==> design.v <==
module badicecream(input         Clk,                 
                             Reset,               
                             frame_clk,           
                input [10:0]   DrawX, DrawY ,    
				input [15:0]   keycode,				  
               	output logic is_BI	,			 
				output logic [10:0] BI_X, BI_Y,
				input logic up_wall, down_wall , left_wall, right_wall,
				output logic [10:0] BI_X_Pos, BI_Y_Pos,
				output logic [5:0] BI_BlkX_Pos, BI_BlkY_Pos
              );
	enum logic[2:0] { 
					 right=3'b000, 
					 left=3'b001,
					 up=3'b010,
					 down=3'b011,
					 Halted=3'b100} Dir, Dir_in, Dir_delayed, Dir_delayed_in;
    parameter [10:0] BI_X_Corner = 11'd64;   
    parameter [10:0] BI_Y_Corner = 11'd95;   
    parameter [5:0] BI_Blk_X_Corner = 6'd1;   
    parameter [5:0] BI_Blk_Y_Corner = 6'd1;   
    parameter [10:0] BI_X_Step = 10'd1;       
    parameter [10:0] BI_Y_Step = 10'd1;       
    parameter  BI_sizeX = 6'd32;         
	parameter  BI_sizeY = 6'd48;
	logic [5:0] frame_counter, per_frame_counter;   
	logic [5:0] frame_counter_in, per_frame_counter_in;
	logic [5:0] pace_counter, pace_counter_in;
    logic [10:0] BI_X_Motion, BI_Y_Motion;
    logic [10:0] BI_X_Pos_in, BI_X_Motion_in, BI_Y_Pos_in, BI_Y_Motion_in;
	logic [5:0] BI_BlkX_Pos_in, BI_BlkY_Pos_in;
	logic [2:0] health;
	assign health = 3'd1;    
    logic frame_clk_delayed, frame_clk_rising_edge;
   always_ff @ (posedge Clk) 
	begin
        frame_clk_delayed <= frame_clk;
        frame_clk_rising_edge <= (frame_clk == 1'b1) && (frame_clk_delayed == 1'b0);
		if (Reset)
		begin
			frame_counter <= 6'b0;
			per_frame_counter <= 6'b0;
		end
		else
		begin
			frame_counter <= frame_counter_in;
			per_frame_counter <=  per_frame_counter_in;
		end
    end
	always_comb
	begin
		frame_counter_in = frame_counter;
		per_frame_counter_in = per_frame_counter;
		if (frame_clk_rising_edge)    
		begin
		per_frame_counter_in = per_frame_counter+6'b1;
		if((per_frame_counter) == 6'b000111)  
			begin
				per_frame_counter_in=6'b0;
				frame_counter_in = frame_counter+6'b1;
				if((frame_counter ) == 6'b100)  
				begin
					frame_counter_in=6'b0;
				end
			end
		end
	end
    always_ff @ (posedge Clk)
    begin
        if (Reset)
        begin
            BI_X_Pos <= BI_X_Corner;
            BI_Y_Pos <= BI_Y_Corner;
			BI_BlkX_Pos <= BI_Blk_X_Corner;
			BI_BlkY_Pos <= BI_Blk_Y_Corner;
            BI_X_Motion <= 10'd0;
            BI_Y_Motion <= 10'd0;
			pace_counter <= 6'd0;
				Dir <= Halted;
				Dir_delayed <= down;
        end
        else
        begin
			pace_counter <= pace_counter_in;
            BI_X_Pos <= BI_X_Pos_in;
            BI_Y_Pos <= BI_Y_Pos_in;
            BI_X_Motion <= BI_X_Motion_in;
            BI_Y_Motion <= BI_Y_Motion_in;
			BI_BlkX_Pos <= BI_BlkX_Pos_in;
			BI_BlkY_Pos <= BI_BlkY_Pos_in;
			Dir <= Dir_in;
			Dir_delayed <= Dir_delayed_in;
        end
    end
    always_comb
    begin
		pace_counter_in = pace_counter;
        BI_X_Pos_in = BI_X_Pos;
        BI_Y_Pos_in = BI_Y_Pos;
		BI_X_Motion_in = BI_X_Motion;
		BI_Y_Motion_in = BI_Y_Motion;
        BI_BlkX_Pos_in = BI_BlkX_Pos;    
        BI_BlkY_Pos_in = BI_BlkY_Pos;
		Dir_in = Dir;
		Dir_delayed_in = Dir_delayed;
		if(health != 0)
		begin
			if (frame_clk_rising_edge)
			begin
            	BI_X_Pos_in = BI_X_Pos + BI_X_Motion_in;
            	BI_Y_Pos_in = BI_Y_Pos + BI_Y_Motion_in;
				if (Dir == Halted)  
				begin
					if ((keycode[7:0] == 8'd26) || ((keycode[15:8] == 8'd26 )))  
					begin
						Dir_delayed_in = up;
						if(up_wall)
						begin
							BI_Y_Motion_in = 0;
							BI_X_Motion_in = 0;
							Dir_in = Halted;
						end
						else
						begin
							BI_Y_Motion_in = -BI_Y_Step;
							BI_X_Motion_in = 0;
							Dir_in = up;	
						end
					end
					else if (((keycode[7:0] == 8'd4) || keycode[15:8] == 8'd4 ))  
						begin
							Dir_delayed_in = left;
							if (left_wall)			
							begin
								BI_X_Motion_in = 0;
								BI_Y_Motion_in = 0;
								Dir_in = Halted;
							end
							else
							begin
								BI_Y_Motion_in = 0;
								BI_X_Motion_in = -BI_X_Step;
								Dir_in = left;
							end
						end
					else if((keycode[7:0] == 8'd22) || ((keycode[15:8] == 8'd22 )))  
						begin
							Dir_delayed_in = down;
							if (down_wall) 
							begin
								BI_Y_Motion_in = 0;
								BI_X_Motion_in = 0;
							Dir_in = Halted;
							end
							else
							begin
								BI_Y_Motion_in = BI_Y_Step;
								BI_X_Motion_in = 0;
								Dir_in = down;
							end
						end
					else if (((keycode[7:0]) == 8'd7) || ((keycode[15:8]) == 8'd7))  
						begin
							Dir_delayed_in = right;
							if(right_wall) 
							begin
								BI_X_Motion_in = 0;
								BI_Y_Motion_in = 0;
								Dir_in = Halted;
							end
							else
							begin
								BI_Y_Motion_in = 0;
								BI_X_Motion_in = BI_X_Step;
								Dir_in = right;	
							end
						end
					else
						begin              
						end
				end
				else  
				begin
					pace_counter_in = pace_counter + 6'd1;
					if(pace_counter == 6'd31)
					begin
						pace_counter_in = 6'd0;
						case(Dir)
							left:
							begin
								BI_BlkX_Pos_in = BI_BlkX_Pos -1;
							end
							right:
							begin
								BI_BlkX_Pos_in = BI_BlkX_Pos +1;
							end
							up:
							begin
								BI_BlkY_Pos_in = BI_BlkY_Pos -1;
							end
							down:
							begin
								BI_BlkY_Pos_in = BI_BlkY_Pos +1;
							end
							default:
							begin
								BI_BlkY_Pos_in = 0;  
							end
						endcase
						Dir_in = Halted;
						BI_Y_Motion_in = 0;
						BI_X_Motion_in = 0;						
					end
				end
			end
        end
    end
    int DistX, DistY, Size;
    assign DistX = DrawX - BI_X_Pos;
    assign DistY = DrawY - BI_Y_Pos;
    always_comb begin
		   if (DistX < BI_sizeX && DistX >= 0 && DistY<=0 && -DistY < BI_sizeY)
		  begin
        is_BI = 1'b1;
				BI_X = DrawX - BI_X_Pos+({5'b0, frame_counter}*32);
				BI_Y = DrawY - BI_Y_Pos+BI_sizeY-1+ Dir_delayed_in*48;
		  end
        else
		  begin
        is_BI = 1'b0;
				BI_X = 0;
				BI_Y = 0;
        end
    end
endmodule
==> run.sh <==
#!/bin/bash
# the make line also repeats each setting of config.mk as NAME=value (left out here)
make -C /OpenROAD-flow-scripts/flow DESIGN_CONFIG=/design/flow/config.mk WORK_HOME=/design/flow/orfs CLKGATE_MAP_FILE= finish
==> config.mk <==
export PLATFORM = sky130hd
export DESIGN_NAME = badicecream
export DESIGN_NICKNAME = badicecream
export VERILOG_FILES = /design/flow/design.v
export SDC_FILE = /design/flow/constraint.sdc
export NUM_CORES = 4
export LEC_CHECK = 0
export ABC_AREA = 1
export CAP_MARGIN = 20
export CORE_MARGIN = 2
export CORE_UTILIZATION = 72
export CTS_CLUSTER_DIAMETER = 391
export CTS_CLUSTER_SIZE = 100
export PLACE_DENSITY = 0.4
export SETUP_SLACK_MARGIN = 0.2
export SLEW_MARGIN = 20
==> constraint.sdc <==
create_clock -name core_clock -period 3.46 [get_ports {Clk}]
set_input_delay 0.6920 -clock core_clock [delete_from_list [all_inputs] [get_ports {Clk}]]
set_output_delay 0.6920 -clock core_clock [all_outputs]
set_load 0.01 [all_outputs]
==> summary.rpt, run 1 <==
FLOW METRICS REPORT
----------------------------------------------------
[Floorplanning]
  Area enclosed by the die boundary ........................ 9640 µm²
  Core Rows ........................ 34
  Initial core utilization ........................ 0.736
  Placeable core area ........................ 8680 µm²
  Die boundary height ........................ 98.2 µm
  Number of primary I/O pins ........................ 102
  Die x size ........................ 98.2 µm

[Logic synthesis]
  Yosys synthesis chip area ........................ 6390 µm²
  Synth top area share ........................ 0.213
  Mux area share ........................ 0
  Distinct cell type count after synthesis ........................ 53
  Syn_nets ........................ 1,074
  Total of flip-flops plus latches after synthesis ........................ 68
  Gate count of the mapped netlist ........................ 940
  Largest cells by area after synthesis ........................ sky130_fd_sc_hd__dfxtp_1 (21%), sky130_fd_sc_hd__ha_1 (16%), sky130_fd_sc_hd__nand2_1 (9.6%)
  Adder-Cell Fraction of Synth Area ........................ 0.184
  Post-synth design cell area ........................ 6390 µm²
  Synthesis Warnings ........................ 1
  Simple logic cell fraction of the synthesized area ........................ 0.295
  Number of enable flip-flop cells ........................ 0
  Cells in synth_stat.txt ........................ 940
  Share of flip-flops with an asynchronous set or reset after synthesis ........................ 0
  Library cell with the largest summed area after synthesis ........................ sky130_fd_sc_hd__dfxtp_1
  Xor and xnor area share after synthesis ........................ 0.0411
  And-or/or-and share of the synthesized area ........................ 0.161
  Ranking of synthesized cells by instance count ........................ sky130_fd_sc_hd__nand2_1 (164), sky130_fd_sc_hd__inv_1 (160), sky130_fd_sc_hd__ha_1 (81)
  Dominant Register Cell ........................ sky130_fd_sc_hd__dfxtp_1
  Most repeated cell in the gate-level netlist after synthesis ........................ sky130_fd_sc_hd__nand2_1
  Synthesized area per cell ........................ 6.80 µm²
  Top logic family ........................ simple AND/OR/NAND/NOR gates
  Sequential-to-total area share from yosys stat ........................ 0.213

[Placed design]
  Weighted congestion at the end of routability-driven global placement ........................ 0.933
  Port Buffer Count ........................ 101

[Outcome]
  Run Error ........................ [ERROR DPL-0033] detailed placement checks failed during check placement.
  Last stage ........................ 3_5_place_dp
  Status ........................ did not finish

----------------------------------------------------
-- per-stage QoR --
stage	instances	hold WS, ps	setup TNS (ps)
global placement	1278	370	-48390
floorplan	940	366	-21900
==> run 2, diff against run 1 <==
Settings changed: CTS_CLUSTER_DIAMETER 391 to 371, PLACE_DENSITY 0.4 to 0.41.
Clock period 3.46 ns to 6.11 ns, I/O delays scaled along.
==> run 2 against run 1 <==
  * The run fails in 4_1_cts
  * Die area is the same
  * Synthesized cell count is the same
  * Synthesized area is the same
==> summary.rpt, run 2 <==
FLOW METRICS REPORT
----------------------------------------------------
[Placed design]
  Weighted congestion at the end of routability-driven global placement ........................ 0.951
  Port Buffer Count ........................ 101
  HPWL Detailed ........................ 16,400 µm
  Inst Count DP ........................ 1,204

[Logic synthesis]
  Share of flip-flops with an asynchronous set or reset after synthesis ........................ 0
  And-or/or-and share of the synthesized area ........................ 0.161
  Distinct cell type count after synthesis ........................ 53
  Most repeated cell in the gate-level netlist after synthesis ........................ sky130_fd_sc_hd__nand2_1
  Ranking of synthesized cells by instance count ........................ sky130_fd_sc_hd__nand2_1 (164), sky130_fd_sc_hd__inv_1 (160), sky130_fd_sc_hd__ha_1 (81)
  Library cell with the largest summed area after synthesis ........................ sky130_fd_sc_hd__dfxtp_1
  Simple logic cell fraction of the synthesized area ........................ 0.295
  Cells in synth_stat.txt ........................ 940
  Xor and xnor area share after synthesis ........................ 0.0411
  Yosys synthesis chip area ........................ 6390 µm²
  Synthesis Warnings ........................ 1
  Top logic family ........................ simple AND/OR/NAND/NOR gates
  Syn_nets ........................ 1,074
  Total of flip-flops plus latches after synthesis ........................ 68
  Adder-Cell Fraction of Synth Area ........................ 0.184
  Sequential-to-total area share from yosys stat ........................ 0.213
  Mux area share ........................ 0
  Number of enable flip-flop cells ........................ 0
  Largest cells by area after synthesis ........................ sky130_fd_sc_hd__dfxtp_1 (21%), sky130_fd_sc_hd__ha_1 (16%), sky130_fd_sc_hd__nand2_1 (9.6%)
  Synth top area share ........................ 0.213
  Dominant Register Cell ........................ sky130_fd_sc_hd__dfxtp_1
  Gate count of the mapped netlist ........................ 940
  Post-synth design cell area ........................ 6390 µm²
  Synthesized area per cell ........................ 6.80 µm²

[Floorplanning]
  Area enclosed by the die boundary ........................ 9640 µm²
  Die x size ........................ 98.2 µm
  Core Rows ........................ 34
  Number of primary I/O pins ........................ 102
  Die boundary height ........................ 98.2 µm
  Placeable core area ........................ 8680 µm²
  Initial core utilization ........................ 0.736

[Outcome]
  Last stage ........................ 4_1_cts
  Status ........................ did not finish
  Run Error ........................ [ERROR DPL-0033] detailed placement checks failed during check placement.

----------------------------------------------------
==> run 2: metrics by stage <==
stage	worst slack (ps)	cell area, µm²
floorplan	514	6390
global placement	-484	7980
detailed placement	-747	7980
==> run 3, diff against run 2 <==
Settings changed: ABC_AREA 1 to 0, CORE_UTILIZATION 72 to 59, PLACE_DENSITY 0.41 to 0.36, TNS_END_PERCENT from default to 5.
Clock period 6.11 ns to 4.35 ns, I/O delays scaled along.
==> run 3 against run 2 <==
  * The layout now fails its checks (setup timing)
  * Die area rose by 14%
  * Synthesized area fell by 6.1%
  * Synthesized cell count fell by 22%
==> summary.rpt, run 3 <==
RUN METRICS
----------------------------------------------------
[Power and ir drop]
  Highest ir drop seen on vdd ........................ 0.274 mV
  Sequential share of power ........................ 0.341
  Top Consumer ........................ combinational logic
  Flop+latch power ........................ 632 µW
  Internal power consumption ........................ 1280 µW
  Reported net switching power ........................ 576 µW
  Combinational group power ........................ 651 µW
  Clock network power consumption ........................ 569 µW
  Combinational fraction of design power ........................ 0.351
  Fraction of power spent switching nets ........................ 0.311
  Leakage power of the design ........................ 0.00382 µW
  PwrDens ........................ 211 nW/µm²
  Overall power after layout ........................ 1850 µW
  Clock power frac ........................ 0.307

[Logic synthesis]
  Total of flip-flops plus latches after synthesis ........................ 68
  And-or/or-and share of the synthesized area ........................ 0.169
  Mux area share ........................ 0.0334
  Share of flip-flops with an asynchronous set or reset after synthesis ........................ 0
  Library cell with the largest summed area after synthesis ........................ sky130_fd_sc_hd__dfxtp_1
  Sequential-to-total area share from yosys stat ........................ 0.227
  Distinct cell type count after synthesis ........................ 64
  Number of enable flip-flop cells ........................ 0
  Ranking of synthesized cells by instance count ........................ sky130_fd_sc_hd__nor2_1 (87), sky130_fd_sc_hd__ha_1 (81), sky130_fd_sc_hd__dfxtp_1 (68)
  Top logic family ........................ simple AND/OR/NAND/NOR gates
  Cells in synth_stat.txt ........................ 730
  Synth top area share ........................ 0.227
  Syn_nets ........................ 864
  Xor and xnor area share after synthesis ........................ 0.0976
  Most repeated cell in the gate-level netlist after synthesis ........................ sky130_fd_sc_hd__nor2_1
  Dominant Register Cell ........................ sky130_fd_sc_hd__dfxtp_1
  Synthesis Warnings ........................ 1
  Yosys synthesis chip area ........................ 6000 µm²
  Largest cells by area after synthesis ........................ sky130_fd_sc_hd__dfxtp_1 (23%), sky130_fd_sc_hd__ha_1 (17%), sky130_fd_sc_hd__xnor2_1 (6.1%)
  Synthesized area per cell ........................ 8.22 µm²
  Simple logic cell fraction of the synthesized area ........................ 0.228
  Adder-Cell Fraction of Synth Area ........................ 0.196
  Gate count of the mapped netlist ........................ 730
  Post-synth design cell area ........................ 6000 µm²

[Worst setup path]
  Worst Path Max Fanout ........................ 5
  Critical-path cell with the highest stage delay ........................ sky130_fd_sc_hd__or4_4
  Arrival time reported for the critical path endpoint ........................ 5550 ps
  Crit path DRT ........................ 3480 ps
  Internal reg-to-reg setup slack ........................ 1510 ps
  Kind of critical path ........................ in2out
  Cells along the critical path ........................ dlygate4sd2_1 > ha_4 > a21oi_1 > nor2b_2 > nor3_4 > o21ai_2 > xor2_2 > or4_4 > or4_4 > ha_4 > or4b_4 > nor4_4 > nand4b_1 > a221oi_2 > o2111ai_4 > buf_12 > buf_6 > buf_12 > nor2_4 > buf_6
  Beginning of the critical path ........................ DrawY[3]
  Critical path depth in cells ........................ 20
  Number of cells traversed by the worst register-to-register path ........................ 11
  Capture instance of the worst register-to-register path ........................ BI_X_Pos[10]
  Worst Setup Start Kind ........................ primary input
  Crit path capture type ........................ output pin
  Critical path buffers and inverters ........................ 5
  Peak per-stage delay on the critical path ........................ 580 ps
  Critical path destination ........................ BI_Y[10]
  Cell family contributing the most delay on the critical path ........................ simple AND/OR/NAND/NOR gates
  Critical register-to-register path startpoint ........................ BI_X_Motion[9]

[Floorplanning]
  Die boundary height ........................ 105 µm
  Die x size ........................ 105 µm
  Initial core utilization ........................ 0.611
  Number of primary I/O pins ........................ 102
  Placeable core area ........................ 9820 µm²
  Core Rows ........................ 36
  Area enclosed by the die boundary ........................ 11,000 µm²

[Detailed routing]
  Routed via count ........................ 6,409
  Number of iterations in the first detailed-routing pass ........................ 5
  Number of remaining DRC errors ........................ 0
  Detailed-route wire length ........................ 18,700 µm
  Via-per-instance ratio ........................ 5.79
  Diode insertion count for antenna repair ........................ 0
  Wire per inst ........................ 16.9 µm
  Tally of nets with antenna violations remaining after routing ........................ 0
  Detailed router's first-iteration violation count ........................ 377

[Clock network]
  Hold_buf cts ........................ 0
  Total CTS buffers ........................ 9
  CTS sink cnt ........................ 68
  Clock buffer depth ........................ 2
  CTS tree ........................ built
  Worst-Skew Late Latency ........................ 350 ps
  # H-tree levels ........................ 3
  Clock root cell ........................ sky130_fd_sc_hd__clkbuf_8
  Clock slew seen by the registers of the worst setup and hold paths ........................ 70 ps

[STA]
  Final period util ........................ 1.48
  Max Clock Freq ........................ 156 MHz
  Final hold violation count ........................ 0
  Setup violation total in the final timing report ........................ 23
  Worst clock skew ........................ 11.4 ps
  Setup repair after global routing missed its margin ........................ true
  Final slew viol count ........................ 0
  Min Tclk post-route ........................ 6420 ps
  Max transition margin ........................ 0.295
  Slew at the pin closest to its max-slew limit ........................ 1050 ps
  Worst setup slack after layout ........................ -2070 ps

[Flow run]
  Count of warning messages emitted by the tools ........................ 36
  # Max-Cap Violations ........................ 0

[Finish]
  Fillers ........................ 489
  Nets@finish ........................ 1,102
  Area growth, synth to finish ........................ 46.2%

[Min path]
  Sink of the worst hold path ........................ frame_clk_rising_edge
  Hold Crit Class ........................ reg2reg
  Start point of the worst hold path ........................ frame_clk_delayed
  Number of stages on the worst hold path ........................ 1

[Global routing]
  Initial antenna violation count ........................ 0
  First-pass GRT wire length ........................ 30,300 µm
  Residual overflow from global routing ........................ 0
  Via count of the first global-routing pass ........................ 6,614
  Maximum number of pins on one net before global-route repair ........................ 52
  GRT Resource Usage Total ........................ 0.334

[Placed design]
  Weighted congestion at the end of routability-driven global placement ........................ 0.938
  Port Buffer Count ........................ 101
  HPWL Detailed ........................ 13,300 µm
  DP Worst Slack ........................ -2840 ps

[Outcome]
  Violated checks ........................ setup timing
  Status ........................ failed layout checks

----------------------------------------------------
## run 3: cell type report
class,instances,area (µm²),share of cell area
Timing Repair Buffer,242,2140,0.244
Inverter,61,241,0.0275
Multi-Input combinational cell,586,4650,0.529
Clock buffer,10,128,0.0145
Tap cell,133,166,0.0190
Clock inverter,6,88.8,0.0101
Sequential cell,68,1360,0.155
## run 3: per-layer routing
layer / track usage / share of wire
met5: 0 / 0
met4: 0.132 / 0.039
met2: 0.626 / 0.51
met3: 0.0412 / 0.058
met1: 0.381 / 0.39
## run 3: timing repair
action | CTS | global route
pin swaps | 24 | 3
setup buffers | 17 | 1
resized | 155 | 5
gates cloned | 1 | 0
setup endpoints to repair | 23 | 23
## run 3: per-stage QoR
step                      instances  hold WS [ps]  setup TNS (ps)  cell area [µm²]  utilization
after global placement         1071           374          -60480             8210        0.836
after detailed placement       1071           383          -64440             8210        0.836
after global routing           1106           413          -48080             8780        0.894
final                          1106           390          -45520             8780        0.894
after floorplan                 730           367          -30540             6190            -
after CTS                      1105           393          -40290             8740        0.890
==> run 4, diff against run 3 <==
Settings changed: ABC_AREA 0 to default, CORE_UTILIZATION 59 to 58, CTS_CLUSTER_DIAMETER 371 to default, CTS_CLUSTER_SIZE 100 to default, PLACE_DENSITY 0.36 to default, SETUP_SLACK_MARGIN 0.2 to 1.58, TNS_END_PERCENT 5 to default.
Clock period 4.35 ns to 5.69 ns, I/O delays scaled along.
==> run 4 against run 3 <==
  * The layout still fails its checks (setup timing)
  * Sequential share of layout area rose by 0.23 points
  * Synthesized cell count unchanged
  * Count of clock-buffer cells in the layout is 1 higher
  * Combinational power decreased by 26%
  * Wire length down 8.9%
  * Core utilization is 4.5 points lower
  * Critical path depth increased by 2
  * Final cell count down 1.4%
  * Power decreased by 26%
  * Worst hold slack got worse by 5.0 ps
  * Synthesized area unchanged
  * Die area grew 1.7%
  * Critical path type unchanged
  * Critical endpoint is now BI_X[7]
  * Largest cell class unchanged
  * Highest routed layer unchanged
==> summary.rpt, run 4 <==
RUN METRICS
----------------------------------------------------
[Clock network]
  CTS sink cnt ........................ 68
  Worst-Skew Late Latency ........................ 360 ps
  Clock slew seen by the registers of the worst setup and hold paths ........................ 70 ps
  # H-tree levels ........................ 3
  Total CTS buffers ........................ 9
  Clock root cell ........................ sky130_fd_sc_hd__clkbuf_8
  Hold_buf cts ........................ 0
  CTS tree ........................ built
  Clock buffer depth ........................ 2

[Power and ir drop]
  Combinational group power ........................ 481 µW
  Fraction of power spent switching nets ........................ 0.314
  Reported net switching power ........................ 431 µW
  Top Consumer ........................ registers
  Clock network power consumption ........................ 409 µW
  Sequential share of power ........................ 0.352
  Flop+latch power ........................ 484 µW
  Highest ir drop seen on vdd ........................ 0.229 mV
  Combinational fraction of design power ........................ 0.350
  PwrDens ........................ 159 nW/µm²
  Internal power consumption ........................ 943 µW
  Clock power frac ........................ 0.298
  Leakage power of the design ........................ 0.00374 µW

[Placed design]
  DP Worst Slack ........................ -1910 ps
  Cell Area, Placed ........................ 8130 µm²
  Port Buffer Count ........................ 101
  Weighted congestion at the end of routability-driven global placement ........................ 0.920
  HPWL Detailed ........................ 12,900 µm

[Detailed routing]
  Detailed router's first-iteration violation count ........................ 335
  Via-per-instance ratio ........................ 5.65
  Number of remaining DRC errors ........................ 0
  Diode insertion count for antenna repair ........................ 0
  Number of iterations in the first detailed-routing pass ........................ 6
  Routed via count ........................ 6,167
  Wire per inst ........................ 15.6 µm
  Tally of nets with antenna violations remaining after routing ........................ 0
  Detailed-route wire length ........................ 17,000 µm

[STA]
  Final slew viol count ........................ 0
  Final period util ........................ 1.20
  Slew at the pin closest to its max-slew limit ........................ 982 ps
  Final hold violation count ........................ 0
  Max transition margin ........................ 0.345
  Setup violation total in the final timing report ........................ 23
  Worst setup slack after layout ........................ -1130 ps
  Worst clock skew ........................ 9.54 ps
  Setup repair after global routing missed its margin ........................ true
  Max Clock Freq ........................ 147 MHz
  Min Tclk post-route ........................ 6820 ps

[Flow run]
  # Max-Cap Violations ........................ 0
  Count of warning messages emitted by the tools ........................ 36

[Worst setup path]
  Worst Setup Start Kind ........................ primary input
  Peak per-stage delay on the critical path ........................ 550 ps
  Number of cells traversed by the worst register-to-register path ........................ 11
  Critical register-to-register path startpoint ........................ BI_X_Motion[9]
  Capture instance of the worst register-to-register path ........................ BI_X_Pos[10]
  Beginning of the critical path ........................ DrawY[0]
  Dominant cell type by count on the critical path ........................ sky130_fd_sc_hd__buf_6
  Critical path buffers and inverters ........................ 7
  Internal reg-to-reg setup slack ........................ 2810 ps
  Crit path DRT ........................ 4550 ps
  Critical path destination ........................ BI_X[7]
  Worst Path Max Fanout ........................ 4
  Kind of critical path ........................ in2out
  Arrival time reported for the critical path endpoint ........................ 5690 ps
  Critical-path cell with the highest stage delay ........................ sky130_fd_sc_hd__or4_4
  Cell family contributing the most delay on the critical path ........................ simple AND/OR/NAND/NOR gates
  Critical path depth in cells ........................ 22
  Crit path capture type ........................ output pin
  Cells along the critical path ........................ buf_6 > buf_6 > inv_12 > ha_4 > fa_2 > nand2b_4 > a21oi_4 > o22a_1 > xor2_2 > or4_4 > or4_4 > ha_4 > or4b_4 > nor4_4 > nand4b_1 > a221oi_2 > o2111ai_4 > buf_12 > buf_6 > buf_12 > nor2_4 > buf_6

[Logic synthesis]
  Gate count of the mapped netlist ........................ 730
  Post-synth design cell area ........................ 6000 µm²
  Total of flip-flops plus latches after synthesis ........................ 68
  Most repeated cell in the gate-level netlist after synthesis ........................ sky130_fd_sc_hd__nor2_1
  Top logic family ........................ simple AND/OR/NAND/NOR gates
  Dominant Register Cell ........................ sky130_fd_sc_hd__dfxtp_1
  Syn_nets ........................ 864
  Synth top area share ........................ 0.227
  Xor and xnor area share after synthesis ........................ 0.0976
  Simple logic cell fraction of the synthesized area ........................ 0.228
  Number of enable flip-flop cells ........................ 0
  Ranking of synthesized cells by instance count ........................ sky130_fd_sc_hd__nor2_1 (87), sky130_fd_sc_hd__ha_1 (81), sky130_fd_sc_hd__dfxtp_1 (68)
  Synthesis Warnings ........................ 1
  Share of flip-flops with an asynchronous set or reset after synthesis ........................ 0
  Distinct cell type count after synthesis ........................ 64
  Library cell with the largest summed area after synthesis ........................ sky130_fd_sc_hd__dfxtp_1
  Mux area share ........................ 0.0334
  Synthesized area per cell ........................ 8.22 µm²
  Cells in synth_stat.txt ........................ 730
  Adder-Cell Fraction of Synth Area ........................ 0.196
  Sequential-to-total area share from yosys stat ........................ 0.227
  Yosys synthesis chip area ........................ 6000 µm²
  Largest cells by area after synthesis ........................ sky130_fd_sc_hd__dfxtp_1 (23%), sky130_fd_sc_hd__ha_1 (17%), sky130_fd_sc_hd__xnor2_1 (6.1%)
  And-or/or-and share of the synthesized area ........................ 0.169

[Finish]
  Fillers ........................ 594
  Nets@finish ........................ 1,084
  Area growth, synth to finish ........................ 44.1%
  Final Cell Area ........................ 8650 µm²

[Min path]
  Hold Crit Class ........................ reg2reg
  Sink of the worst hold path ........................ frame_clk_rising_edge
  Number of stages on the worst hold path ........................ 1
  Start point of the worst hold path ........................ frame_clk_delayed

[Global routing]
  Maximum number of pins on one net before global-route repair ........................ 53
  Via count of the first global-routing pass ........................ 6,221
  Residual overflow from global routing ........................ 0
  First-pass GRT wire length ........................ 28,200 µm
  Initial antenna violation count ........................ 0
  GRT Resource Usage Total ........................ 0.307

[Floorplanning]
  Area enclosed by the die boundary ........................ 11,200 µm²
  Initial core utilization ........................ 0.589
  Die x size ........................ 106 µm
  Die boundary height ........................ 106 µm
  Placeable core area ........................ 10,200 µm²
  Core Rows ........................ 37
  Number of primary I/O pins ........................ 102

[Outcome]
  Violated checks ........................ setup timing
  Status ........................ failed layout checks

----------------------------------------------------
## run 4: through the flow
step	TNS (ps)	util	hold WS [ps]	power, µW	cells
after global placement	-40970	0.798	374	932	1058
after CTS	-22670	0.843	385	1370	1086
after detailed placement	-42610	0.798	375	946	1058
final	-25080	0.849	385	1370	1091
after floorplan	-11930	-	367	754	730
after global routing	-28220	0.849	405	1440	1091
## run 4: routing by layer
metal / global-route usage / share of wire / vias to the layer above / wire length, µm
met5: 0 / 0 / - / 0
met4: 0.117 / 0.032 / 0 / 546
met3: 0.0489 / 0.054 / 44 / 924
met2: 0.567 / 0.51 / 200 / 8640
met1: 0.354 / 0.41 / 2916 / 6900
li1: - / - / 3007 / -
## run 4: layout make-up
type | instances | area, µm² | area share
sequential | 68 | 1360 | 0.157
inverter | 61 | 241 | 0.0279
clock inverter | 5 | 61.3 | 0.00709
timing repair buffer | 224 | 2020 | 0.234
clock buffer | 11 | 141 | 0.0164
tap | 136 | 170 | 0.0197
multi-input combinational | 586 | 4650 | 0.538
## run 4: what timing repair did
item	in CTS	in global routing
setup endpoints to repair	23	23
pin swaps	27	16
gates resized	154	5
buffers inserted	11	4
gates cloned	1	0
==> run 5, diff against run 4 <==
Settings changed: ABC_AREA from default to 1, CAP_MARGIN 20 to 0, CORE_ASPECT_RATIO from default to 1.33, CORE_UTILIZATION 58 to 72, CTS_CLUSTER_DIAMETER from default to 372, CTS_CLUSTER_SIZE from default to 98, PLACE_DENSITY from default to 0.4, SETUP_SLACK_MARGIN 1.58 to 0.74, TNS_END_PERCENT from default to 20.
Clock period 5.69 ns to 3.53 ns, I/O delays scaled along.
==> run 5 against run 4 <==
  * The flow now stops in 3_5_place_dp
  * Synthesized cell count grew 29%
  * Synthesized area up 6.5%
  * Die area fell by 14%
==> summary.rpt, run 5 <==
FLOW METRICS REPORT
----------------------------------------------------
[Outcome]
  Status ........................ did not finish
  Last stage ........................ 3_5_place_dp
  Run Error ........................ [ERROR DPL-0033] detailed placement checks failed during check placement.

[Floorplanning]
  Core Rows ........................ 39
  Number of primary I/O pins ........................ 102
  Die x size ........................ 85.7 µm
  Die boundary height ........................ 113 µm
  Area enclosed by the die boundary ........................ 9650 µm²
  Initial core utilization ........................ 0.744
  Placeable core area ........................ 8590 µm²

[Logic synthesis]
  Number of enable flip-flop cells ........................ 0
  Sequential-to-total area share from yosys stat ........................ 0.213
  Distinct cell type count after synthesis ........................ 53
  Mux area share ........................ 0
  Synthesis Warnings ........................ 1
  Post-synth design cell area ........................ 6390 µm²
  Total of flip-flops plus latches after synthesis ........................ 68
  Gate count of the mapped netlist ........................ 940
  Adder-Cell Fraction of Synth Area ........................ 0.184
  Ranking of synthesized cells by instance count ........................ sky130_fd_sc_hd__nand2_1 (164), sky130_fd_sc_hd__inv_1 (160), sky130_fd_sc_hd__ha_1 (81)
  Share of flip-flops with an asynchronous set or reset after synthesis ........................ 0
  Largest cells by area after synthesis ........................ sky130_fd_sc_hd__dfxtp_1 (21%), sky130_fd_sc_hd__ha_1 (16%), sky130_fd_sc_hd__nand2_1 (9.6%)
  Xor and xnor area share after synthesis ........................ 0.0411
  Synth top area share ........................ 0.213
  Simple logic cell fraction of the synthesized area ........................ 0.295
  Top logic family ........................ simple AND/OR/NAND/NOR gates
  Synthesized area per cell ........................ 6.80 µm²
  And-or/or-and share of the synthesized area ........................ 0.161
  Most repeated cell in the gate-level netlist after synthesis ........................ sky130_fd_sc_hd__nand2_1
  Cells in synth_stat.txt ........................ 940
  Syn_nets ........................ 1,074
  Library cell with the largest summed area after synthesis ........................ sky130_fd_sc_hd__dfxtp_1
  Dominant Register Cell ........................ sky130_fd_sc_hd__dfxtp_1
  Yosys synthesis chip area ........................ 6390 µm²

[Placed design]
  Port Buffer Count ........................ 101
  Weighted congestion at the end of routability-driven global placement ........................ 0.978

----------------------------------------------------
[run 5: per-stage QoR]
| step | hold WS [ps] | cells | cell area (µm²) | power [µW] |
|---|---|---|---|---|
| 3_3_place_gp | 372 | 1273 | 8590 | 1450 |
| 2_1_floorplan | 366 | 940 | 6450 | 1170 |
==> run 6, diff against run 5 <==
Settings changed: ABC_AREA 1 to default, CAP_MARGIN 0 to 15, CORE_ASPECT_RATIO 1.33 to 1.97, CORE_UTILIZATION 72 to 27, CTS_CLUSTER_DIAMETER 372 to 317, CTS_CLUSTER_SIZE 98 to 97, MAX_ROUTING_LAYER from default to met4, MIN_ROUTING_LAYER from default to met1, PLACE_DENSITY 0.4 to default, PLACE_DENSITY_LB_ADDON from default to 0.06, SETUP_SLACK_MARGIN 0.74 to 0.73, SLEW_MARGIN 20 to 0, TNS_END_PERCENT 20 to default.
Clock period 3.53 ns to 7.1 ns, I/O delays scaled along.
==> run 6 against run 5 <==
  * Now fails the layout checks on setup timing
  * Die area increased by 140%
  * Synthesized area decreased by 6.1%
  * Synthesized cell count decreased by 22%
==> summary.rpt, run 6 <==
RUN METRICS
----------------------------------------------------
[Outcome]
  Status ........................ failed layout checks
  Violated checks ........................ setup timing

[Clock network]
  Worst-Skew Late Latency ........................ 330 ps
  Clock slew seen by the registers of the worst setup and hold paths ........................ 60 ps
  Hold_buf cts ........................ 0
  CTS tree ........................ built
  Clock root cell ........................ sky130_fd_sc_hd__clkbuf_16
  CTS sink cnt ........................ 68
  Total CTS buffers ........................ 9
  Clock buffer depth ........................ 2
  # H-tree levels ........................ 3

[Power and ir drop]
  Combinational group power ........................ 353 µW
  Overall power after layout ........................ 1290 µW
  Sequential share of power ........................ 0.301
  PwrDens ........................ 149 nW/µm²
  Top Consumer ........................ the clock network
  Reported net switching power ........................ 366 µW
  Internal power consumption ........................ 928 µW
  Clock power frac ........................ 0.426
  Fraction of power spent switching nets ........................ 0.283
  Flop+latch power ........................ 389 µW
  Highest ir drop seen on vdd ........................ 0.115 mV
  Combinational fraction of design power ........................ 0.273
  Clock network power consumption ........................ 551 µW
  Leakage power of the design ........................ 0.00363 µW

[STA]
  Worst clock skew ........................ 5.94 ps
  Setup repair after global routing missed its margin ........................ true
  Setup violation total in the final timing report ........................ 20
  Hold WS ........................ 389 ps
  Final period util ........................ 1.02
  Worst setup slack after layout ........................ -123 ps
  Final hold violation count ........................ 0
  Min Tclk post-route ........................ 7220 ps
  Final slew viol count ........................ 0
  Slew at the pin closest to its max-slew limit ........................ 630 ps
  Max transition margin ........................ 0.580
  Max Clock Freq ........................ 138 MHz

[Logic synthesis]
  Cells in synth_stat.txt ........................ 730
  Sequential-to-total area share from yosys stat ........................ 0.227
  Syn_nets ........................ 864
  Dominant Register Cell ........................ sky130_fd_sc_hd__dfxtp_1
  Distinct cell type count after synthesis ........................ 64
  Gate count of the mapped netlist ........................ 730
  Synth top area share ........................ 0.227
  Ranking of synthesized cells by instance count ........................ sky130_fd_sc_hd__nor2_1 (87), sky130_fd_sc_hd__ha_1 (81), sky130_fd_sc_hd__dfxtp_1 (68)
  Share of flip-flops with an asynchronous set or reset after synthesis ........................ 0
  Number of enable flip-flop cells ........................ 0
  Most repeated cell in the gate-level netlist after synthesis ........................ sky130_fd_sc_hd__nor2_1
  And-or/or-and share of the synthesized area ........................ 0.169
  Total of flip-flops plus latches after synthesis ........................ 68
  Top logic family ........................ simple AND/OR/NAND/NOR gates
  Mux area share ........................ 0.0334
  Yosys synthesis chip area ........................ 6000 µm²
  Largest cells by area after synthesis ........................ sky130_fd_sc_hd__dfxtp_1 (23%), sky130_fd_sc_hd__ha_1 (17%), sky130_fd_sc_hd__xnor2_1 (6.1%)
  Xor and xnor area share after synthesis ........................ 0.0976
  Post-synth design cell area ........................ 6000 µm²
  Library cell with the largest summed area after synthesis ........................ sky130_fd_sc_hd__dfxtp_1
  Adder-Cell Fraction of Synth Area ........................ 0.196
  Synthesized area per cell ........................ 8.22 µm²
  Simple logic cell fraction of the synthesized area ........................ 0.228
  Synthesis Warnings ........................ 1

[Detailed routing]
  Tally of nets with antenna violations remaining after routing ........................ 0
  Via-per-instance ratio ........................ 4.79
  Diode insertion count for antenna repair ........................ 0
  Number of remaining DRC errors ........................ 0
  Detailed-route wire length ........................ 19,100 µm
  Number of iterations in the first detailed-routing pass ........................ 6
  Wire per inst ........................ 16.0 µm
  Detailed router's first-iteration violation count ........................ 213
  Routed via count ........................ 5,699

[Global routing]
  Residual overflow from global routing ........................ 0
  Initial antenna violation count ........................ 0
  Maximum number of pins on one net before global-route repair ........................ 53
  First-pass GRT wire length ........................ 29,500 µm
  GRT Resource Usage Total ........................ 0.169
  Via count of the first global-routing pass ........................ 5,898

[Min path]
  Start point of the worst hold path ........................ frame_clk_delayed
  Sink of the worst hold path ........................ frame_clk_rising_edge
  Hold Crit Class ........................ reg2reg
  Number of stages on the worst hold path ........................ 1

[Finish]
  Final Cell Area ........................ 8700 µm²
  Final core utilization ........................ 0.398
  Area growth, synth to finish ........................ 44.9%
  Nets@finish ........................ 1,045

[Worst setup path]
  Dominant cell type by count on the critical path ........................ sky130_fd_sc_hd__or4_4
  Worst Path Max Fanout ........................ 4
  Critical path destination ........................ BI_Y[7]
  Peak per-stage delay on the critical path ........................ 530 ps
  Internal reg-to-reg setup slack ........................ 4250 ps
  Cells along the critical path ........................ dlygate4sd2_1 > ha_2 > or4_4 > o22a_1 > xor2_2 > or4_4 > or4_4 > ha_4 > or4b_4 > nor4_2 > nand4b_1 > a221oi_2 > o2111ai_4 > buf_12 > buf_12 > buf_8 > nor2_4 > buf_6
  Crit path DRT ........................ 5680 ps
  Critical path depth in cells ........................ 18
  Cell family contributing the most delay on the critical path ........................ simple AND/OR/NAND/NOR gates
  Worst Setup Start Kind ........................ primary input
  Critical path buffers and inverters ........................ 5
  Capture instance of the worst register-to-register path ........................ BI_Y_Pos[10]
  Number of cells traversed by the worst register-to-register path ........................ 11
  Critical-path cell with the highest stage delay ........................ sky130_fd_sc_hd__or4_4
  Arrival time reported for the critical path endpoint ........................ 5800 ps
  Critical register-to-register path startpoint ........................ BI_Y_Motion[9]
  Beginning of the critical path ........................ DrawY[5]
  Crit path capture type ........................ output pin
  Kind of critical path ........................ in2out

[Floorplanning]
  Area enclosed by the die boundary ........................ 23,500 µm²
  Number of primary I/O pins ........................ 102
  Core Rows ........................ 76
  Placeable core area ........................ 21,900 µm²
  Initial core utilization ........................ 0.274
  Die x size ........................ 110 µm
  Die boundary height ........................ 213 µm

[Placed design]
  Cell Area, Placed ........................ 7900 µm²
  DP Worst Slack ........................ -1150 ps
  Weighted congestion at the end of routability-driven global placement ........................ 0.871
  HPWL Detailed ........................ 15,500 µm
  Port Buffer Count ........................ 101

[Flow run]
  Count of warning messages emitted by the tools ........................ 34
  # Max-Cap Violations ........................ 0

----------------------------------------------------
run 6: per-stage QoR:
| stage | std cells | TNS, ps |
|---|---|---|
| 2_1_floorplan | 730 | 0 |
| 3_3_place_gp | 1149 | -23550 |
| 3_5_place_dp | 1149 | -25020 |
| 4_1_cts | 1188 | -1910 |
| 5_1_grt | 1189 | -4140 |
| 6_report | 1189 | -1500 |
run 6: layout make-up:
| class | instances | area [µm²] |
|---|---|---|
| multi-input cells | 586 | 4620 |
| inverters | 61 | 241 |
| clock inverters | 7 | 139 |
| fillers | 2266 | 13200 |
| well taps | 273 | 342 |
| clock buffers | 9 | 225 |
| repair buffers | 185 | 1770 |
| flip-flops and latches | 68 | 1360 |
run 6: what timing repair did:
action,4_1_cts,5_1_grt
setup endpoints to repair,23,23
pin swaps,27,6
resized,171,6
buffers inserted,23,1
run 6: routing by layer:
metal | track usage | vias up | wire (µm)
met5 | - | - | 0
met4 | 0.0530 | 0 | 316
met3 | 0.0147 | 17 | 407
met2 | 0.350 | 81 | 11600
met1 | 0.154 | 2691 | 6800
li1 | - | 2910 | -
==> run 7, diff against run 6 <==
Settings changed: ABC_AREA from default to 1, CAP_MARGIN 15 to 20, CORE_ASPECT_RATIO 1.97 to 1.79, CORE_MARGIN 2 to 4, CORE_UTILIZATION 27 to 56, CTS_CLUSTER_DIAMETER 317 to 253, CTS_CLUSTER_SIZE 97 to 99, MAX_ROUTING_LAYER met4 to default, MIN_ROUTING_LAYER met1 to default, PLACE_DENSITY_LB_ADDON 0.06 to default, SETUP_SLACK_MARGIN 0.73 to 0.2, SLEW_MARGIN 0 to 20, TNS_END_PERCENT from default to 10.
Clock period 7.1 ns to 8.0 ns, I/O delays scaled along.
==> run 7 against run 6 <==
  * The run now finishes clean
  * Register-to-register slack improved by 1400 ps
  * Worst hold slack got worse by 9.7 ps
  * Synthesized area rose by 6.5%
  * Design area fell by 9.0%
  * Setup slack improved by 640 ps
  * Wire length fell by 16%
  * Critical path depth rose by 7
  * Critical path type unchanged
  * Combinational power fell by 35%
==> summary.rpt, run 7 <==
RUN METRICS
----------------------------------------------------
[Outcome]
  Status ........................ no timing/DRC/antenna violations

[Detailed routing]
  Number of iterations in the first detailed-routing pass ........................ 6
  Diode insertion count for antenna repair ........................ 0
  Number of remaining DRC errors ........................ 0
  Detailed router's first-iteration violation count ........................ 169
  Wire per inst ........................ 13.5 µm
  Via-per-instance ratio ........................ 5.35
  Detailed-route wire length ........................ 16,100 µm
  Tally of nets with antenna violations remaining after routing ........................ 0
  Routed via count ........................ 6,360

[Floorplanning]
  Placeable core area ........................ 11,300 µm²
  Die x size ........................ 87.8 µm
  Core Rows ........................ 52
  Die boundary height ........................ 151 µm
  Number of primary I/O pins ........................ 102
  Initial core utilization ........................ 0.568
  Area enclosed by the die boundary ........................ 13,300 µm²

[Min path]
  Start point of the worst hold path ........................ frame_clk_delayed
  Number of stages on the worst hold path ........................ 1
  Hold Crit Class ........................ reg2reg
  Sink of the worst hold path ........................ frame_clk_rising_edge

[Clock network]
  Clock slew seen by the registers of the worst setup and hold paths ........................ 60 ps
  Post-cts sizing count ........................ 0
  # H-tree levels ........................ 3
  CTS tree ........................ built
  Buffers inserted by post-CTS timing repair ........................ 0
  Clock buffer depth ........................ 2
  Hold_buf cts ........................ 0
  Worst-Skew Late Latency ........................ 340 ps
  CTS sink cnt ........................ 68
  Clock root cell ........................ sky130_fd_sc_hd__clkbuf_16
  Total CTS buffers ........................ 9

[Logic synthesis]
  And-or/or-and share of the synthesized area ........................ 0.161
  Share of flip-flops with an asynchronous set or reset after synthesis ........................ 0
  Synthesis Warnings ........................ 1
  Most repeated cell in the gate-level netlist after synthesis ........................ sky130_fd_sc_hd__nand2_1
  Number of enable flip-flop cells ........................ 0
  Synth top area share ........................ 0.213
  Synthesized area per cell ........................ 6.80 µm²
  Top logic family ........................ simple AND/OR/NAND/NOR gates
  Simple logic cell fraction of the synthesized area ........................ 0.295
  Yosys synthesis chip area ........................ 6390 µm²
  Post-synth design cell area ........................ 6390 µm²
  Library cell with the largest summed area after synthesis ........................ sky130_fd_sc_hd__dfxtp_1
  Largest cells by area after synthesis ........................ sky130_fd_sc_hd__dfxtp_1 (21%), sky130_fd_sc_hd__ha_1 (16%), sky130_fd_sc_hd__nand2_1 (9.6%)
  Sequential-to-total area share from yosys stat ........................ 0.213
  Xor and xnor area share after synthesis ........................ 0.0411
  Distinct cell type count after synthesis ........................ 53
  Gate count of the mapped netlist ........................ 940
  Ranking of synthesized cells by instance count ........................ sky130_fd_sc_hd__nand2_1 (164), sky130_fd_sc_hd__inv_1 (160), sky130_fd_sc_hd__ha_1 (81)
  Dominant Register Cell ........................ sky130_fd_sc_hd__dfxtp_1
  Total of flip-flops plus latches after synthesis ........................ 68
  Adder-Cell Fraction of Synth Area ........................ 0.184
  Mux area share ........................ 0
  Syn_nets ........................ 1,074
  Cells in synth_stat.txt ........................ 940

[Flow run]
  Count of warning messages emitted by the tools ........................ 34
  # Max-Cap Violations ........................ 0

[Power and ir drop]
  Fraction of power spent switching nets ........................ 0.290
  Reported net switching power ........................ 295 µW
  Clock power frac ........................ 0.435
  Combinational group power ........................ 229 µW
  Internal power consumption ........................ 721 µW
  PwrDens ........................ 128 nW/µm²
  Clock network power consumption ........................ 442 µW
  Combinational fraction of design power ........................ 0.226
  Flop+latch power ........................ 345 µW
  Sequential share of power ........................ 0.340
  Top Consumer ........................ the clock network
  Highest ir drop seen on vdd ........................ 0.139 mV
  Leakage power of the design ........................ 0.00364 µW
  Overall power after layout ........................ 1020 µW

[Worst setup path]
  Dominant cell type by count on the critical path ........................ sky130_fd_sc_hd__inv_1
  Crit path capture type ........................ output pin
  Worst Path Max Fanout ........................ 7
  Critical register-to-register path startpoint ........................ frame_clk_rising_edge
  Beginning of the critical path ........................ keycode[9]
  Capture instance of the worst register-to-register path ........................ Dir_delayed[2]
  Critical-path cell with the highest stage delay ........................ sky130_fd_sc_hd__clkdlybuf4s50_1
  Number of cells traversed by the worst register-to-register path ........................ 7
  Internal reg-to-reg setup slack ........................ 5620 ps
  Kind of critical path ........................ in2out
  Critical path buffers and inverters ........................ 8
  Crit path DRT ........................ 6400 ps
  Cell family contributing the most delay on the critical path ........................ buffers and inverters
  Arrival time reported for the critical path endpoint ........................ 5880 ps
  Worst Setup Start Kind ........................ primary input
  Peak per-stage delay on the critical path ........................ 540 ps
  Critical path depth in cells ........................ 25
  Critical path destination ........................ BI_Y[10]

[STA]
  Min Tclk post-route ........................ 7480 ps
  Setup violation total in the final timing report ........................ 0
  Max transition margin ........................ 0.498
  Setup repair after global routing missed its margin ........................ true
  Setup Total Neg Slack ........................ 0 ps
  Slew at the pin closest to its max-slew limit ........................ 743 ps
  Final hold violation count ........................ 0
  Final period util ........................ 0.935
  Hold WS ........................ 379 ps
  Max Clock Freq ........................ 134 MHz
  Worst setup slack after layout ........................ 520 ps
  Final slew viol count ........................ 0
  Worst clock skew ........................ 3.63 ps

[Placed design]
  DP Worst Slack ........................ 375 ps
  HPWL Detailed ........................ 13,400 µm
  Port Buffer Count ........................ 101
  Weighted congestion at the end of routability-driven global placement ........................ 0.902

[Global routing]
  GRT Resource Usage Total ........................ 0.248
  First-pass GRT wire length ........................ 26,400 µm
  Maximum number of pins on one net before global-route repair ........................ 24
  Initial antenna violation count ........................ 0
  Residual overflow from global routing ........................ 0
  Via count of the first global-routing pass ........................ 6,079

[Finish]
  Area growth, synth to finish ........................ 23.9%
  Nets@finish ........................ 1,183
  Fillers ........................ 1,026

----------------------------------------------------
## run 7: layer usage
| metal | track usage | routed length, µm | share of wire |
|---|---|---|---|
| met4 | 0.0929 | 448 | 0.028 |
| met2 | 0.480 | 8900 | 0.55 |
| met5 | 0 | 0 | 0 |
| met1 | 0.263 | 6160 | 0.38 |
| met3 | 0.0343 | 561 | 0.035 |
## run 7: stage by stage
stage / cell area [µm²] / cells / util
final: 7920 / 1189 / 0.703
after global placement: 7560 / 1173 / 0.672
after global routing: 7920 / 1189 / 0.703
after CTS: 7900 / 1189 / 0.701
after floorplan: 6390 / 940 / -
after detailed placement: 7560 / 1173 / 0.672
## run 7: cell type report
type / instances / area [µm²] / area share
flip-flops and latches: 68 / 1360 / 0.172
inverters: 168 / 634 / 0.0801
multi-input cells: 696 / 4360 / 0.551
well taps: 135 / 169 / 0.0213
clock buffers: 10 / 239 / 0.0302
repair buffers: 106 / 1060 / 0.134
clock inverters: 6 / 95.1 / 0.0120
==> run 8, diff against run 7 <==
Settings changed: ABC_AREA 1 to default, CORE_ASPECT_RATIO 1.79 to default, CORE_MARGIN 4 to 2, CORE_UTILIZATION 56 to 70, CTS_CLUSTER_DIAMETER 253 to default, CTS_CLUSTER_SIZE 99 to 31, HOLD_SLACK_MARGIN from default to -0.09, SETUP_SLACK_MARGIN 0.2 to -0.49, TNS_END_PERCENT 10 to default.
Clock period 8.0 ns to 6.6 ns, I/O delays scaled along.
==> run 8 against run 7 <==
  * The flow now stops in 4_1_cts
  * Die area is 30% lower
  * Synthesized area is 6.1% lower
  * Synthesized cell count is 22% lower
==> summary.rpt, run 8 <==
FLOW METRICS REPORT
----------------------------------------------------
[Logic synthesis]
  Ranking of synthesized cells by instance count ........................ sky130_fd_sc_hd__nor2_1 (87), sky130_fd_sc_hd__ha_1 (81), sky130_fd_sc_hd__dfxtp_1 (68)
  Xor and xnor area share after synthesis ........................ 0.0976
  Synth top area share ........................ 0.227
  Most repeated cell in the gate-level netlist after synthesis ........................ sky130_fd_sc_hd__nor2_1
  Synthesis Warnings ........................ 1
  Synthesized area per cell ........................ 8.22 µm²
  Gate count of the mapped netlist ........................ 730
  Dominant Register Cell ........................ sky130_fd_sc_hd__dfxtp_1
  Number of enable flip-flop cells ........................ 0
  Adder-Cell Fraction of Synth Area ........................ 0.196
  Library cell with the largest summed area after synthesis ........................ sky130_fd_sc_hd__dfxtp_1
  Syn_nets ........................ 864
  Post-synth design cell area ........................ 6000 µm²
  Distinct cell type count after synthesis ........................ 64
  Mux area share ........................ 0.0334
  Sequential-to-total area share from yosys stat ........................ 0.227
  And-or/or-and share of the synthesized area ........................ 0.169
  Yosys synthesis chip area ........................ 6000 µm²
  Total of flip-flops plus latches after synthesis ........................ 68
  Share of flip-flops with an asynchronous set or reset after synthesis ........................ 0
  Cells in synth_stat.txt ........................ 730
  Largest cells by area after synthesis ........................ sky130_fd_sc_hd__dfxtp_1 (23%), sky130_fd_sc_hd__ha_1 (17%), sky130_fd_sc_hd__xnor2_1 (6.1%)
  Top logic family ........................ simple AND/OR/NAND/NOR gates
  Simple logic cell fraction of the synthesized area ........................ 0.228

[Floorplanning]
  Initial core utilization ........................ 0.727
  Placeable core area ........................ 8260 µm²
  Die boundary height ........................ 96.6 µm
  Die x size ........................ 96.6 µm
  Area enclosed by the die boundary ........................ 9330 µm²
  Core Rows ........................ 33
  Number of primary I/O pins ........................ 102

[Placed design]
  Weighted congestion at the end of routability-driven global placement ........................ 0.984
  Cell Area, Placed ........................ 7570 µm²
  Inst Count DP ........................ 988
  HPWL Detailed ........................ 14,000 µm
  Port Buffer Count ........................ 101

[Outcome]
  Status ........................ did not finish
  Last stage ........................ 4_1_cts
  Run Error ........................ [ERROR DPL-0033] detailed placement checks failed during check placement.

----------------------------------------------------
## run 8: per-stage QoR
step / TNS [ps] / utilization / setup slack, ps
after global placement: -27770 / 0.917 / -1240
after detailed placement: -35760 / 0.917 / -1600
after floorplan: -2430 / - / -132
==> run 9, diff against run 8 <==
Settings changed: CORE_MARGIN 2 to 5, CORE_UTILIZATION 70 to 46, CTS_CLUSTER_DIAMETER from default to 301, CTS_CLUSTER_SIZE 31 to 75, GPL_TIMING_DRIVEN from default to 0, HOLD_SLACK_MARGIN -0.09 to 0.13, SETUP_SLACK_MARGIN -0.49 to 1.58.
Clock period 6.6 ns to 12.3 ns, I/O delays scaled along.
==> run 9 against run 8 <==
  * Now clean on timing, DRC and antenna
  * Die area is 65% higher
  * Synthesized area stayed put
  * Synthesized cell count stayed put
==> summary.rpt, run 9 <==
RUN METRICS
----------------------------------------------------
[STA]
  Final slew viol count ........................ 0
  Setup Total Neg Slack ........................ 0 ps
  Final hold violation count ........................ 0
  Hold WS ........................ 401 ps
  Setup violation total in the final timing report ........................ 0
  Final period util ........................ 0.845
  Slew at the pin closest to its max-slew limit ........................ 1010 ps
  Max Clock Freq ........................ 96.3 MHz
  Setup repair after global routing missed its margin ........................ false
  Min Tclk post-route ........................ 10,390 ps
  Max transition margin ........................ 0.322
  Worst clock skew ........................ 6.65 ps

[Worst setup path]
  Critical path destination ........................ BI_X[4]
  Cell family contributing the most delay on the critical path ........................ simple AND/OR/NAND/NOR gates
  Cells along the critical path ........................ clkdlybuf4s50_1 > inv_1 > ha_1 > fa_1 > nand2b_1 > a21oi_2 > o22a_1 > xor2_1 > or4_1 > or4_1 > ha_1 > or4b_2 > nor4_1 > nand4b_1 > a221oi_2 > o2111ai_4 > a211oi_2 > clkdlybuf4s50_1
  Critical register-to-register path startpoint ........................ BI_X_Motion[9]
  Peak per-stage delay on the critical path ........................ 660 ps
  Beginning of the critical path ........................ DrawY[0]
  Critical-path cell with the highest stage delay ........................ sky130_fd_sc_hd__or4b_2
  Crit path DRT ........................ 9840 ps
  Worst Setup Start Kind ........................ primary input
  Capture instance of the worst register-to-register path ........................ BI_X_Pos[10]
  Critical path buffers and inverters ........................ 3
  Number of cells traversed by the worst register-to-register path ........................ 11
  Internal reg-to-reg setup slack ........................ 9330 ps
  Crit path capture type ........................ output pin
  Arrival time reported for the critical path endpoint ........................ 7930 ps
  Critical path depth in cells ........................ 18
  Worst Path Max Fanout ........................ 5
  Kind of critical path ........................ in2out

[Detailed routing]
  Routed via count ........................ 5,415
  Via-per-instance ratio ........................ 5.32
  Number of remaining DRC errors ........................ 0
  Diode insertion count for antenna repair ........................ 0
  Wire per inst ........................ 15.4 µm
  Detailed-route wire length ........................ 15,700 µm
  Number of iterations in the first detailed-routing pass ........................ 4
  Tally of nets with antenna violations remaining after routing ........................ 0
  Detailed router's first-iteration violation count ........................ 259

[Floorplanning]
  Number of primary I/O pins ........................ 102
  Die boundary height ........................ 124 µm
  Placeable core area ........................ 12,700 µm²
  Area enclosed by the die boundary ........................ 15,400 µm²
  Die x size ........................ 124 µm
  Core Rows ........................ 41
  Initial core utilization ........................ 0.472

[Logic synthesis]
  Total of flip-flops plus latches after synthesis ........................ 68
  Dominant Register Cell ........................ sky130_fd_sc_hd__dfxtp_1
  Synth top area share ........................ 0.227
  And-or/or-and share of the synthesized area ........................ 0.169
  Most repeated cell in the gate-level netlist after synthesis ........................ sky130_fd_sc_hd__nor2_1
  Share of flip-flops with an asynchronous set or reset after synthesis ........................ 0
  Distinct cell type count after synthesis ........................ 64
  Xor and xnor area share after synthesis ........................ 0.0976
  Top logic family ........................ simple AND/OR/NAND/NOR gates
  Post-synth design cell area ........................ 6000 µm²
  Gate count of the mapped netlist ........................ 730
  Library cell with the largest summed area after synthesis ........................ sky130_fd_sc_hd__dfxtp_1
  Largest cells by area after synthesis ........................ sky130_fd_sc_hd__dfxtp_1 (23%), sky130_fd_sc_hd__ha_1 (17%), sky130_fd_sc_hd__xnor2_1 (6.1%)
  Adder-Cell Fraction of Synth Area ........................ 0.196
  Cells in synth_stat.txt ........................ 730
  Syn_nets ........................ 864
  Mux area share ........................ 0.0334
  Ranking of synthesized cells by instance count ........................ sky130_fd_sc_hd__nor2_1 (87), sky130_fd_sc_hd__ha_1 (81), sky130_fd_sc_hd__dfxtp_1 (68)
  Yosys synthesis chip area ........................ 6000 µm²
  Synthesized area per cell ........................ 8.22 µm²
  Simple logic cell fraction of the synthesized area ........................ 0.228
  Synthesis Warnings ........................ 1
  Number of enable flip-flop cells ........................ 0
  Sequential-to-total area share from yosys stat ........................ 0.227

[Power and ir drop]
  PwrDens ........................ 84.0 nW/µm²
  Flop+latch power ........................ 225 µW
  Combinational fraction of design power ........................ 0.243
  Top Consumer ........................ the clock network
  Clock network power consumption ........................ 254 µW
  Internal power consumption ........................ 454 µW
  Clock power frac ........................ 0.402
  Reported net switching power ........................ 178 µW
  Fraction of power spent switching nets ........................ 0.282
  Leakage power of the design ........................ 0.00306 µW
  Sequential share of power ........................ 0.356
  Combinational group power ........................ 153 µW
  Highest ir drop seen on vdd ........................ 0.0804 mV

[Min path]
  Start point of the worst hold path ........................ frame_clk_delayed
  Sink of the worst hold path ........................ frame_clk_rising_edge
  Number of stages on the worst hold path ........................ 1
  Hold Crit Class ........................ reg2reg

[Global routing]
  Maximum number of pins on one net before global-route repair ........................ 14
  First-pass GRT wire length ........................ 26,000 µm
  Residual overflow from global routing ........................ 0
  GRT Resource Usage Total ........................ 0.202
  Initial antenna violation count ........................ 0
  Via count of the first global-routing pass ........................ 5,423

[Placed design]
  HPWL Detailed ........................ 13,000 µm
  Port Buffer Count ........................ 100
  Weighted congestion at the end of routability-driven global placement ........................ 0.873

[Clock network]
  Clock slew seen by the registers of the worst setup and hold paths ........................ 60 ps
  # H-tree levels ........................ 3
  CTS tree ........................ built
  CTS sink cnt ........................ 68
  Worst-Skew Late Latency ........................ 340 ps
  Clock buffer depth ........................ 2
  Clock root cell ........................ sky130_fd_sc_hd__clkbuf_16
  Buffers inserted by post-CTS timing repair ........................ 0
  Total CTS buffers ........................ 9

[Flow run]
  # Max-Cap Violations ........................ 0
  Count of warning messages emitted by the tools ........................ 32

[Outcome]
  Status ........................ no timing/DRC/antenna violations

[Finish]
  Fillers ........................ 1,232
  Nets@finish ........................ 975
  Area growth, synth to finish ........................ 25.3%

----------------------------------------------------
==> run 9: what timing repair did <==
item / 4_1_cts / 5_1_grt
hold endpoints to repair: 0 / 0
setup endpoints to repair: 0 / 23
gates resized: 0 / 3
hold buffers: 0 / 0
==> run 9: metrics by stage <==
step                worst slack [ps]  power, µW  instance area (µm²)  utilization  cells
detailed placement              1710        381                 7220        0.567   1002
global placement                1760        378                 7220        0.567   1002
CTS                             1680        638                 7500        0.590   1017
global route                    1620        665                 7520        0.591   1017
floorplan                       3290        338                 6000            -    730
finish                          1910        631                 7520        0.591   1017
==> run 9: layer usage <==
| layer | global-route usage | share of wire |
|---|---|---|
| met1 | 0.239 | 0.42 |
| met5 | 0 | 0 |
| met4 | 0.0722 | 0.020 |
| met2 | 0.364 | 0.51 |
| met3 | 0.0360 | 0.044 |
==> run 9: area by class of cell <==
cell class | count | area (µm²) | area share
clock buffer | 13 | 250 | 0.0333
timing repair buffer | 100 | 1000 | 0.133
tap | 172 | 215 | 0.0286
sequential | 68 | 1360 | 0.181
clock inverter | 2 | 35.0 | 0.00466
inverter | 61 | 229 | 0.0305
multi-input combinational | 586 | 4350 | 0.579
buffer | 15 | 71.3 | 0.00949
==> run 10, diff against run 9 <==
Settings changed: CAP_MARGIN 20 to 5, CELL_PAD_IN_SITES_DETAIL_PLACEMENT from default to 1, CORE_ASPECT_RATIO from default to 0.74, CORE_UTILIZATION 46 to 26, CTS_CLUSTER_DIAMETER 301 to default, CTS_CLUSTER_SIZE 75 to 10, GPL_ROUTABILITY_DRIVEN from default to 0, GPL_TIMING_DRIVEN 0 to default, HOLD_SLACK_MARGIN 0.13 to default, MAX_ROUTING_LAYER from default to met5, MIN_ROUTING_LAYER from default to met2, SETUP_SLACK_MARGIN 1.58 to default, TNS_END_PERCENT from default to 60.
Clock period 12.3 ns to 7.18 ns, I/O delays scaled along.
==> run 10 against run 9 <==
  * Now fails the layout checks on setup timing
  * Sequential cell count unchanged
  * Design area increased by 15%
  * Synthesized cell count unchanged
  * Count of clock-buffer cells in the layout decreased by 4
  * Sequential power increased by 71%
  * First-iteration DRC count increased to 3.5 times the previous value
  * Via count increased by 50%
  * Non-clock buffer count increased by 62
  * Wire length increased by 30%
  * Setup slack got worse by 2000 ps
==> summary.rpt, run 10 <==
RUN METRICS
----------------------------------------------------
[Global routing]
  First-pass GRT wire length ........................ 31,100 µm
  Via count of the first global-routing pass ........................ 9,207
  Initial antenna violation count ........................ 0
  Maximum number of pins on one net before global-route repair ........................ 53
  Residual overflow from global routing ........................ 0
  GRT Resource Usage Total ........................ 0.217

[STA]
  Max Clock Freq ........................ 138 MHz
  Setup violation total in the final timing report ........................ 13
  Final hold violation count ........................ 0
  Max transition margin ........................ 0.256
  Slew at the pin closest to its max-slew limit ........................ 1110 ps
  Setup repair after global routing missed its margin ........................ true
  Final period util ........................ 1.01
  Min Tclk post-route ........................ 7260 ps
  Worst setup slack after layout ........................ -78.4 ps
  Final slew viol count ........................ 0
  Worst clock skew ........................ 13.5 ps

[Logic synthesis]
  Distinct cell type count after synthesis ........................ 64
  Library cell with the largest summed area after synthesis ........................ sky130_fd_sc_hd__dfxtp_1
  Dominant Register Cell ........................ sky130_fd_sc_hd__dfxtp_1
  Cells in synth_stat.txt ........................ 730
  Synth top area share ........................ 0.227
  Synthesis Warnings ........................ 1
  Sequential-to-total area share from yosys stat ........................ 0.227
  Syn_nets ........................ 864
  Yosys synthesis chip area ........................ 6000 µm²
  Adder-Cell Fraction of Synth Area ........................ 0.196
  Most repeated cell in the gate-level netlist after synthesis ........................ sky130_fd_sc_hd__nor2_1
  Total of flip-flops plus latches after synthesis ........................ 68
  Top logic family ........................ simple AND/OR/NAND/NOR gates
  Post-synth design cell area ........................ 6000 µm²
  Simple logic cell fraction of the synthesized area ........................ 0.228
  Share of flip-flops with an asynchronous set or reset after synthesis ........................ 0
  Xor and xnor area share after synthesis ........................ 0.0976
  Mux area share ........................ 0.0334
  Largest cells by area after synthesis ........................ sky130_fd_sc_hd__dfxtp_1 (23%), sky130_fd_sc_hd__ha_1 (17%), sky130_fd_sc_hd__xnor2_1 (6.1%)
  Number of enable flip-flop cells ........................ 0
  And-or/or-and share of the synthesized area ........................ 0.169
  Synthesized area per cell ........................ 8.22 µm²
  Gate count of the mapped netlist ........................ 730
  Ranking of synthesized cells by instance count ........................ sky130_fd_sc_hd__nor2_1 (87), sky130_fd_sc_hd__ha_1 (81), sky130_fd_sc_hd__dfxtp_1 (68)

[Worst setup path]
  Beginning of the critical path ........................ DrawY[1]
  Cells along the critical path ........................ buf_8 > ha_4 > nor2b_4 > o2111a_2 > buf_6 > nor3_4 > o21ai_2 > xor2_1 > or4_4 > or4_4 > ha_4 > or4b_4 > nor4_4 > nand4b_1 > a221oi_2 > o2111ai_4 > buf_6 > buf_6 > buf_6 > nor2_4 > buf_6
  Number of cells traversed by the worst register-to-register path ........................ 11
  Critical path depth in cells ........................ 21
  Critical path buffers and inverters ........................ 6
  Worst Path Max Fanout ........................ 6
  Cell family contributing the most delay on the critical path ........................ simple AND/OR/NAND/NOR gates
  Capture instance of the worst register-to-register path ........................ BI_Y_Pos[10]
  Critical-path cell with the highest stage delay ........................ sky130_fd_sc_hd__or4_4
  Critical path destination ........................ BI_Y[10]
  Internal reg-to-reg setup slack ........................ 4190 ps
  Dominant cell type by count on the critical path ........................ sky130_fd_sc_hd__buf_6
  Critical register-to-register path startpoint ........................ BI_Y_Motion[9]
  Peak per-stage delay on the critical path ........................ 570 ps
  Worst Setup Start Kind ........................ primary input
  Arrival time reported for the critical path endpoint ........................ 5820 ps
  Crit path capture type ........................ output pin
  Crit path DRT ........................ 5740 ps
  Kind of critical path ........................ in2out

[Detailed routing]
  Detailed router's first-iteration violation count ........................ 910
  Detailed-route wire length ........................ 20,400 µm
  Routed via count ........................ 8,096
  Tally of nets with antenna violations remaining after routing ........................ 0
  Wire per inst ........................ 16.9 µm
  Via-per-instance ratio ........................ 6.73
  Number of remaining DRC errors ........................ 0
  Number of iterations in the first detailed-routing pass ........................ 6

[Power and ir drop]
  Sequential share of power ........................ 0.292
  Flop+latch power ........................ 385 µW
  Highest ir drop seen on vdd ........................ 0.105 mV
  Combinational group power ........................ 362 µW
  Leakage power of the design ........................ 0.00360 µW
  PwrDens ........................ 153 nW/µm²
  Reported net switching power ........................ 395 µW
  Internal power consumption ........................ 923 µW
  Top Consumer ........................ the clock network
  Combinational fraction of design power ........................ 0.274
  Fraction of power spent switching nets ........................ 0.300
  Clock network power consumption ........................ 572 µW
  Clock power frac ........................ 0.434

[Clock network]
  Hold_buf cts ........................ 0
  CTS sink cnt ........................ 68
  CTS tree ........................ built
  # H-tree levels ........................ 3
  Worst-Skew Late Latency ........................ 350 ps
  Clock slew seen by the registers of the worst setup and hold paths ........................ 60 ps
  Clock buffer depth ........................ 2
  Clock root cell ........................ sky130_fd_sc_hd__clkbuf_16
  Total CTS buffers ........................ 9

[Floorplanning]
  Core Rows ........................ 47
  Area enclosed by the die boundary ........................ 26,300 µm²
  Initial core utilization ........................ 0.266
  Placeable core area ........................ 22,500 µm²
  Die x size ........................ 187 µm
  Die boundary height ........................ 141 µm
  Number of primary I/O pins ........................ 102

[Finish]
  Nets@finish ........................ 1,037
  Area growth, synth to finish ........................ 43.7%
  Fillers ........................ 2,643
  Final non-filler cell total ........................ 1,203
  Final core utilization ........................ 0.383

[Flow run]
  Count of warning messages emitted by the tools ........................ 33
  # Max-Cap Violations ........................ 0

[Min path]
  Hold Crit Class ........................ reg2reg
  Sink of the worst hold path ........................ frame_clk_rising_edge
  Number of stages on the worst hold path ........................ 1
  Start point of the worst hold path ........................ frame_clk_delayed

[Outcome]
  Status ........................ failed layout checks
  Violated checks ........................ setup timing

[Placed design]
  Port Buffer Count ........................ 101
  HPWL Detailed ........................ 14,900 µm
  Inst Count DP ........................ 1,155

----------------------------------------------------
[run 10: area by class of cell]
class	instances	area [µm²]	area share
Antenna cell	1	2.50	0.000290
Tap cell	294	368	0.0427
Clock buffer	9	225	0.0261
Multi-Input combinational cell	586	4660	0.541
Sequential cell	68	1360	0.158
Timing Repair Buffer	177	1630	0.188
Inverter	61	231	0.0268
Clock inverter	7	146	0.0170
[run 10: per-stage QoR]
step / total power (µW) / area (µm²) / hold slack [ps] / setup WS (ps) / TNS, ps
floorplan: 579 / 6000 / 367 / 216 / 0
global placement: 686 / 7640 / 374 / -1060 / -23250
detailed placement: 695 / 7640 / 383 / -1140 / -25060
CTS: 1290 / 8460 / 385 / -137 / -2290
global route: 1380 / 8620 / 385 / -315 / -4800
finish: 1320 / 8620 / 380 / -78.4 / -587
[run 10: what timing repair did]
action,in CTS,in global routing
gates resized,189,40
endpoints found under the setup margin,23,23
buffers inserted,27,7
cloned,1,0
pin swaps,41,26
[run 10: layer usage]
| layer | part of all wire | vias up | GRT usage |
|---|---|---|---|
| met5 | 0.0068 | - | 0.0421 |
| met4 | 0.050 | 6 | 0.0218 |
| met3 | 0.40 | 147 | 0.313 |
| met2 | 0.54 | 2166 | 0.258 |
| met1 | 0 | 2898 | - |
| li1 | - | 2879 | - |
Power and IR drop assume default switching activity.
